## quartz
Design top, start of the top module:
module top #(
    parameter D_WIDTH = 16,
    parameter Q_BITS  = 13
)(
  input logic [D_WIDTH - 1 : 0] angle_in,
  input logic signed [D_WIDTH - 1 : 0] currA_in,
  input logic signed [D_WIDTH - 1 : 0] currB_in,
  input logic signed [D_WIDTH - 1 : 0] currC_in,
  input logic signed [D_WIDTH - 1 : 0] currT_in,
  input logic        [D_WIDTH - 1 : 0] periodTop,
  output logic pwmA_out,
  output logic pwmB_out,
  output logic pwmC_out,
  input logic signed [D_WIDTH - 1 : 0]  kpd, kpq,
  input logic signed [D_WIDTH - 1 : 0]  kid, kiq,
  input logic clear_pid,
  input  logic clk,
  input  logic rstb,
  input  logic valid,
  output logic ready
);
  reg [         15 : 0] angle_r;
  reg [D_WIDTH - 1 : 0] currA_r;
  reg [D_WIDTH - 1 : 0] currB_r;
  reg [D_WIDTH - 1 : 0] currC_r;
  reg [D_WIDTH - 1 : 0] currT_r;
  reg [         15 : 0] periodTop_r;
  reg [4:0]             state;
  reg  [D_WIDTH - 1 : 0] a_in_matmul;
  reg  [D_WIDTH - 1 : 0] b_in_matmul;
  reg  [1:0]             op_in_matmul;
  wire [D_WIDTH - 1 : 0] a_out_matmul;
  wire [D_WIDTH - 1 : 0] b_out_matmul;
  reg [D_WIDTH - 1 : 0] c_out_calc;
  reg [D_WIDTH - 1 : 0] park_d_r, park_q_r;
  reg [D_WIDTH - 1 : 0] va_r, vb_r;
  wire    cordic_out_valid;
  wire    matmul_out_valid;
  wire    pid_d_out_valid;
  wire    pid_q_out_valid;
  wire    svm_out_valid;
  reg     cordic_done;
  reg     clarke_done;
  reg     pid_d_done;
  reg     pid_q_done;
  wire    [         15 : 0] sin, cos;
  wire    [D_WIDTH - 1 : 0] pid_d_out, pid_q_out;
  reg     start_cordic;
  reg     start_matmul;
  reg     start_PID;
  reg     start_svm;
  always @(posedge clk or negedge rstb) begin
    if (!rstb) begin
      angle_r       <= 0;
      currA_r       <= 0;
      currB_r       <= 0;
      currC_r       <= 0;
      currT_r       <= 0;
      periodTop_r   <= 0;
      state         <= 0;
      ready         <= 1;
      start_cordic  <= 0;
      start_matmul  <= 0;
      start_PID     <= 0;
      start_svm     <= 0;
      clarke_done   <= 0;
  ...
make LEC_CHECK=0 ABC_AREA=0 CAP_MARGIN=20 CELL_PAD_IN_SITES_GLOBAL_PLACEMENT=1 CORE_ASPECT_RATIO=0.66 CORE_MARGIN=2 CORE_UTILIZATION=40 GPL_ROUTABILITY_DRIVEN=0 GPL_TIMING_DRIVEN=0 HOLD_SLACK_MARGIN=0.04 MAX_ROUTING_LAYER=met4 PLACE_DENSITY_LB_ADDON=0.08 SLEW_MARGIN=20 TNS_END_PERCENT=10 finish   # period 10.0 ns
run.sh (not shown) runs the stock make flow with config.mk's settings and CLKGATE_MAP_FILE=.
Modified inputs, willow compared to quartz
==> flow/config.mk <==
export PLATFORM = sky130hd
export DESIGN_NAME = top
export DESIGN_NICKNAME = top
export VERILOG_FILES = /design/flow/design.v
export SDC_FILE = /design/flow/constraint.sdc
export NUM_CORES = 4
export LEC_CHECK = 0
export CAP_MARGIN = 20
export CORE_MARGIN = 2
export CORE_UTILIZATION = 61
export MAX_ROUTING_LAYER = met4
export PLACE_DENSITY = 0.6
export SLEW_MARGIN = 20
==> flow/constraint.sdc <==
create_clock -name core_clock -period 6.76 [get_ports {clk}]
set_input_delay 1.3520 -clock core_clock [delete_from_list [all_inputs] [get_ports {clk}]]
set_output_delay 1.3520 -clock core_clock [all_outputs]
set_load 0.01 [all_outputs]
## What came out
- Layout checks on willow: not met. Flow itself completed; violations: setup timing.
- Comparing die size for willow and quartz, the smaller number came from willow.
- Going from quartz to willow, initial antenna violation count went down by 5; total length of routed wires -17%; power share of the clock group held; post-layout instance area went up 3600 um2.
### willow -> juniper
diff --git a/flow/config.mk b/flow/config.mk
--- a/flow/config.mk
+++ b/flow/config.mk
@@ -8,6 +8,7 @@
 export CAP_MARGIN = 20
 export CORE_MARGIN = 2
-export CORE_UTILIZATION = 61
+export CORE_UTILIZATION = 70
 export MAX_ROUTING_LAYER = met4
 export PLACE_DENSITY = 0.6
+export SETUP_SLACK_MARGIN = 1.14
 export SLEW_MARGIN = 20
==> flow/constraint.sdc <==
create_clock -name core_clock -period 8.64 [get_ports {clk}]
set_input_delay 1.7280 -clock core_clock [delete_from_list [all_inputs] [get_ports {clk}]]
set_output_delay 1.7280 -clock core_clock [all_outputs]
set_load 0.01 [all_outputs]
### Flow results
- juniper reached the end of the flow, and the finished layout is clean on the timing, DRC and antenna checks.
- willow finished all stages; layout check result: FAIL, due to setup timing.
- For fraction of area in clock buffers and inverters, willow and juniper come out practically identical.
- In juniper, the number of global-route vias before repair came out 466 above the value in willow.
- Going from willow to juniper, the overall power was found to have gone down by about 23%.
- Summary — overall track demand over capacity in global routing, juniper relative to willow: higher, by 5.2 points.
- willow → juniper: utilization went up by 6.4 points, wire length per cell after detailed routing went up by 1.1 um, total via count after detailed routing went down by 0.32%, met1 capacity usage during global routing went up by 5.0 points.
- Row setup slack: juniper higher / willow lower
- Non-clock buffer count delta for juniper relative to willow: about 60% lower


== old ==
top again, from the RTL that the note above started with.
make LEC_CHECK=0 CAP_MARGIN=0 CORE_MARGIN=7 CORE_UTILIZATION=54 GPL_ROUTABILITY_DRIVEN=0 MAX_ROUTING_LAYER=met5 SETUP_SLACK_MARGIN=0.64 SLEW_MARGIN=20 TNS_END_PERCENT=80 finish   # period 4.81 ns
[flow] old | stages: complete | final checks: fail | reason: setup timing
Edits applied to the flow inputs when going from old to new:
- setting PLACE_DENSITY_LB_ADDON to 0.08 for the first time
- changing CAP_MARGIN from 0 to 20
- changing CORE_MARGIN from 7 to 2
- changing CORE_UTILIZATION from 54 to 40
- removing SETUP_SLACK_MARGIN (formerly 0.64)
- removing MAX_ROUTING_LAYER (formerly met5)
- removing TNS_END_PERCENT (formerly 80)
- setting HOLD_SLACK_MARGIN to 0.04 for the first time
- setting ABC_AREA to 1 for the first time
- setting CORE_ASPECT_RATIO to 0.56 for the first time
- changing the clock period (ns, I/O delays scaled along) from 4.81 to 10.0
==> results <==
new: full flow OK, the timing, DRC and antenna checks passed. The run showing the greater inverter count is new. The via count reported for new is higher than the one for old. Number of cells on the worst reg-to-reg path: new vs old down about 18%. | worst setup margin | new vs old | better |. Utilization old -> new: down. new: data-path buffer share of cell area in the final layout 9.2 points below old. Summary of the comparison: global-route wire length before repair is higher in new, relative to old.


Starting RTL as in the previous note.
Settings: LEC_CHECK=0, ABC_AREA=0, CAP_MARGIN=10, CELL_PAD_IN_SITES_DETAIL_PLACEMENT=0, CORE_ASPECT_RATIO=1.04, CORE_MARGIN=2, CORE_UTILIZATION=72, MAX_ROUTING_LAYER=met5, MIN_ROUTING_LAYER=met1, SETUP_SLACK_MARGIN=0.37, SLEW_MARGIN=20; clock period 5.11 ns.
The first run completed, yet does not pass: setup timing.
Change:
==> flow/config.mk (replaced) <==
export PLATFORM = sky130hd
export DESIGN_NAME = top
export DESIGN_NICKNAME = top
export VERILOG_FILES = /design/flow/design.v
export SDC_FILE = /design/flow/constraint.sdc
export NUM_CORES = 4
export LEC_CHECK = 0
export ABC_AREA = 1
export CAP_MARGIN = 20
export CELL_PAD_IN_SITES_DETAIL_PLACEMENT = 0
export CORE_ASPECT_RATIO = 1.04
export CORE_MARGIN = 2
export CORE_UTILIZATION = 65
export CTS_CLUSTER_DIAMETER = 123
export MAX_ROUTING_LAYER = met5
export MIN_ROUTING_LAYER = met1
export PLACE_DENSITY_LB_ADDON = 0.04
export SETUP_SLACK_MARGIN = -0.9
export SLEW_MARGIN = 20
==> flow/constraint.sdc (replaced) <==
create_clock -name core_clock -period 12.3 [get_ports {clk}]
set_input_delay 2.4600 -clock core_clock [delete_from_list [all_inputs] [get_ports {clk}]]
set_output_delay 2.4600 -clock core_clock [all_outputs]
set_load 0.01 [all_outputs]
Effect:
- The new run completed without violations
- setup slack improved by 7.2 ns
- design area decreases by 6.5%
- total power decreases by 29%
- global-route usage decreases by 7.5 points
- count of clock-buffer cells in the layout increases by 14
- clock power decreases by 57%
- first-iteration DRC count decreases by 30%
- routed wire length decreases by 12%
- sequential cell count does not change
- hold slack improved by 0.16 ns
- critical path depth increases by 1
Change:
==> flow/config.mk (replaced) <==
export PLATFORM = sky130hd
export DESIGN_NAME = top
export DESIGN_NICKNAME = top
export VERILOG_FILES = /design/flow/design.v
export SDC_FILE = /design/flow/constraint.sdc
export NUM_CORES = 4
export LEC_CHECK = 0
export CAP_MARGIN = 20
export CORE_MARGIN = 2
export CORE_UTILIZATION = 52
export PLACE_DENSITY = 0.6
export SLEW_MARGIN = 20
==> flow/constraint.sdc (replaced) <==
create_clock -name core_clock -period 6.39 [get_ports {clk}]
set_input_delay 1.2780 -clock core_clock [delete_from_list [all_inputs] [get_ports {clk}]]
set_output_delay 1.2780 -clock core_clock [all_outputs]
set_load 0.01 [all_outputs]
Result: This time the run completed and failed the layout checks on setup timing. Worst setup slack degrades by 4.8 ns. Utilization drops by 7.8 points. Final area climbs by a few percent. Maximum frequency climbs by about a fifth.
Change:
--- a/flow/config.mk
+++ b/flow/config.mk
@@ -8,5 +8,6 @@
 export CAP_MARGIN = 20
 export CORE_MARGIN = 2
-export CORE_UTILIZATION = 52
-export PLACE_DENSITY = 0.6
+export CORE_UTILIZATION = 72
+export PLACE_DENSITY = 0.35
+export SETUP_SLACK_MARGIN = 1.74
 export SLEW_MARGIN = 20
==> flow/constraint.sdc (replaced) <==
create_clock -name core_clock -period 7.25 [get_ports {clk}]
set_input_delay 1.4500 -clock core_clock [delete_from_list [all_inputs] [get_ports {clk}]]
set_output_delay 1.4500 -clock core_clock [all_outputs]
set_load 0.01 [all_outputs]
Outcome:
- With this change the flow went through all stages and came out clean
- core utilization is higher by 21 points
- combinational power is lower by 16%
- worst setup slack gets better by 0.69 ns
- design area is lower by 3.3%
- maximum frequency is lower by 2.4%


top again, from the RTL that the note above started with.
Settings: LEC_CHECK=0, CAP_MARGIN=5, CORE_MARGIN=2, CORE_UTILIZATION=72, CTS_CLUSTER_DIAMETER=97, PLACE_DENSITY=0.64, SETUP_SLACK_MARGIN=1.61, SLEW_MARGIN=20; clock period 6.54 ns.
The first run ran to the end with violations: setup timing.
Change:
--- a/flow/config.mk
+++ b/flow/config.mk
@@ -8 +8 @@
-export CAP_MARGIN = 5
+export CAP_MARGIN = 20
@@ -10,4 +10,2 @@
-export CORE_UTILIZATION = 72
-export CTS_CLUSTER_DIAMETER = 97
-export PLACE_DENSITY = 0.64
-export SETUP_SLACK_MARGIN = 1.61
+export CORE_UTILIZATION = 50
+export PLACE_DENSITY = 0.6
==> flow/constraint.sdc (replaced) <==
create_clock -name core_clock -period 8.74 [get_ports {clk}]
set_input_delay 1.7480 -clock core_clock [delete_from_list [all_inputs] [get_ports {clk}]]
set_output_delay 1.7480 -clock core_clock [all_outputs]
set_load 0.01 [all_outputs]
Result: Now the flow completed without violations. Critical path depth drops by 3. Final area is lower by 8.0%. Non-clock buffer count drops by 646. Power is lower by 26%. Global-route usage falls by 13 points. First-iteration DRC count fell by 42%. Combinational power goes down by 43%. Via count went down by 11%.
Change:
--- a/flow/config.mk
+++ b/flow/config.mk
@@ -10 +10,3 @@
-export CORE_UTILIZATION = 50
+export CORE_UTILIZATION = 70
+export CTS_CLUSTER_DIAMETER = 28
+export MAX_ROUTING_LAYER = met4
@@ -11,0 +14 @@
+export SETUP_SLACK_MARGIN = 1.94
==> flow/constraint.sdc (replaced) <==
create_clock -name core_clock -period 7.44 [get_ports {clk}]
set_input_delay 1.4880 -clock core_clock [delete_from_list [all_inputs] [get_ports {clk}]]
set_output_delay 1.4880 -clock core_clock [all_outputs]
set_load 0.01 [all_outputs]
Setup slack degrades by 0.29 ns; clock skew went up by 0.037 ns; hold slack degrades by 0.049 ns; final cell count went down by 1.5%; routed wire length went up by 5.2%; global-route usage went up by 12 points.
Change:
--- a/flow/config.mk
+++ b/flow/config.mk
@@ -10,3 +10 @@
-export CORE_UTILIZATION = 70
-export CTS_CLUSTER_DIAMETER = 28
-export MAX_ROUTING_LAYER = met4
+export CORE_UTILIZATION = 68
@@ -14 +11,0 @@
-export SETUP_SLACK_MARGIN = 1.94
==> flow/constraint.sdc (replaced) <==
create_clock -name core_clock -period 7.11 [get_ports {clk}]
set_input_delay 1.4220 -clock core_clock [delete_from_list [all_inputs] [get_ports {clk}]]
set_output_delay 1.4220 -clock core_clock [all_outputs]
set_load 0.01 [all_outputs]
Effect: The changed run completed and failed the layout checks on setup timing; core utilization is lower by 7.3 points; worst hold slack gets better by 0.048 ns; wire length is lower by 3.3%; die size is higher by 2.9%; power is lower by 29%; sequential power is higher by about 4%; register-to-register slack gets worse by 0.43 ns; final area is lower by 6.0%; critical path depth is higher by 2.
Change:
--- a/flow/config.mk
+++ b/flow/config.mk
@@ -7,0 +8 @@
+export ABC_AREA = 1
@@ -10 +11,3 @@
-export CORE_UTILIZATION = 68
+export CORE_UTILIZATION = 72
+export CTS_CLUSTER_DIAMETER = 210
+export MAX_ROUTING_LAYER = met4
==> flow/constraint.sdc (replaced) <==
create_clock -name core_clock -period 6.76 [get_ports {clk}]
set_input_delay 1.3520 -clock core_clock [delete_from_list [all_inputs] [get_ports {clk}]]
set_output_delay 1.3520 -clock core_clock [all_outputs]
set_load 0.01 [all_outputs]
Result: Now the flow completed without violations. Total power grows by 86%. Via count rose by 22%. Synthesized area grows by 6.8%. Setup slack gains 0.34 ns. Sequential power rises by 5.6%. Combinational power goes up to 12 times its value. Sequential share of layout area is lower by 0.90 points.


top again, from the RTL that the note above started with.
Settings: LEC_CHECK=0, CAP_MARGIN=20, CELL_PAD_IN_SITES_DETAIL_PLACEMENT=1, CELL_PAD_IN_SITES_GLOBAL_PLACEMENT=1, CORE_ASPECT_RATIO=1.83, CORE_MARGIN=2, CORE_UTILIZATION=38, CTS_CLUSTER_DIAMETER=56, GPL_ROUTABILITY_DRIVEN=1, GPL_TIMING_DRIVEN=1, MAX_ROUTING_LAYER=met4, PLACE_DENSITY=0.6, SETUP_SLACK_MARGIN=0.8, SLEW_MARGIN=0, TNS_END_PERCENT=85; clock period 9.15 ns.
The baseline produced a clean layout.
Next try:
Settings changed: CELL_PAD_IN_SITES_DETAIL_PLACEMENT 1 to default, CELL_PAD_IN_SITES_GLOBAL_PLACEMENT 1 to default, CORE_ASPECT_RATIO 1.83 to default, CORE_UTILIZATION 38 to 40, CTS_CLUSTER_DIAMETER 56 to default, GPL_ROUTABILITY_DRIVEN 1 to default, GPL_TIMING_DRIVEN 1 to default, MAX_ROUTING_LAYER met4 to default, SETUP_SLACK_MARGIN 0.8 to default, SLEW_MARGIN 0 to 20, TNS_END_PERCENT 85 to default.
Clock period 9.15 ns to 8.74 ns, I/O delays scaled along.
After rerunning: Worst hold slack improved by 0.021 ns; sequential share of layout area increases by 0.12 points; global-route usage decreases by 4.0 points; clock-buffer cell count decreases by 2; sequential cell count stays the same; final area decreases by 0.59%; routed wire length decreases by 18%; total power increases by 3.7%.
Next try:
Settings changed: CORE_UTILIZATION 40 to 63, CTS_CLUSTER_SIZE from default to 93, PLACE_DENSITY 0.6 to 0.37.
Clock period 8.74 ns to 8.8 ns, I/O delays scaled along.
Outcome:
- global-route usage increases by 13 points
- clock-buffer cell count increases by 2
- via count increases by about 1.8%
Next try:
Settings changed: CORE_UTILIZATION 63 to 72, CTS_CLUSTER_DIAMETER from default to 61, CTS_CLUSTER_SIZE 93 to default, PLACE_DENSITY 0.37 to 0.89, SETUP_SLACK_MARGIN from default to 1.81.
Clock period 8.8 ns to 7.25 ns, I/O delays scaled along.
Result: With this change the flow produced a layout that fails on setup timing; die size drops by 12%; worst hold slack is better by 0.011 ns; global-route usage climbs by 6.0 points; final cell count drops by 0.77%; clock skew climbs by 0.0099 ns; setup slack is worse by 0.28 ns.
No activity file was given, so power comes from the tool's default toggle rates.
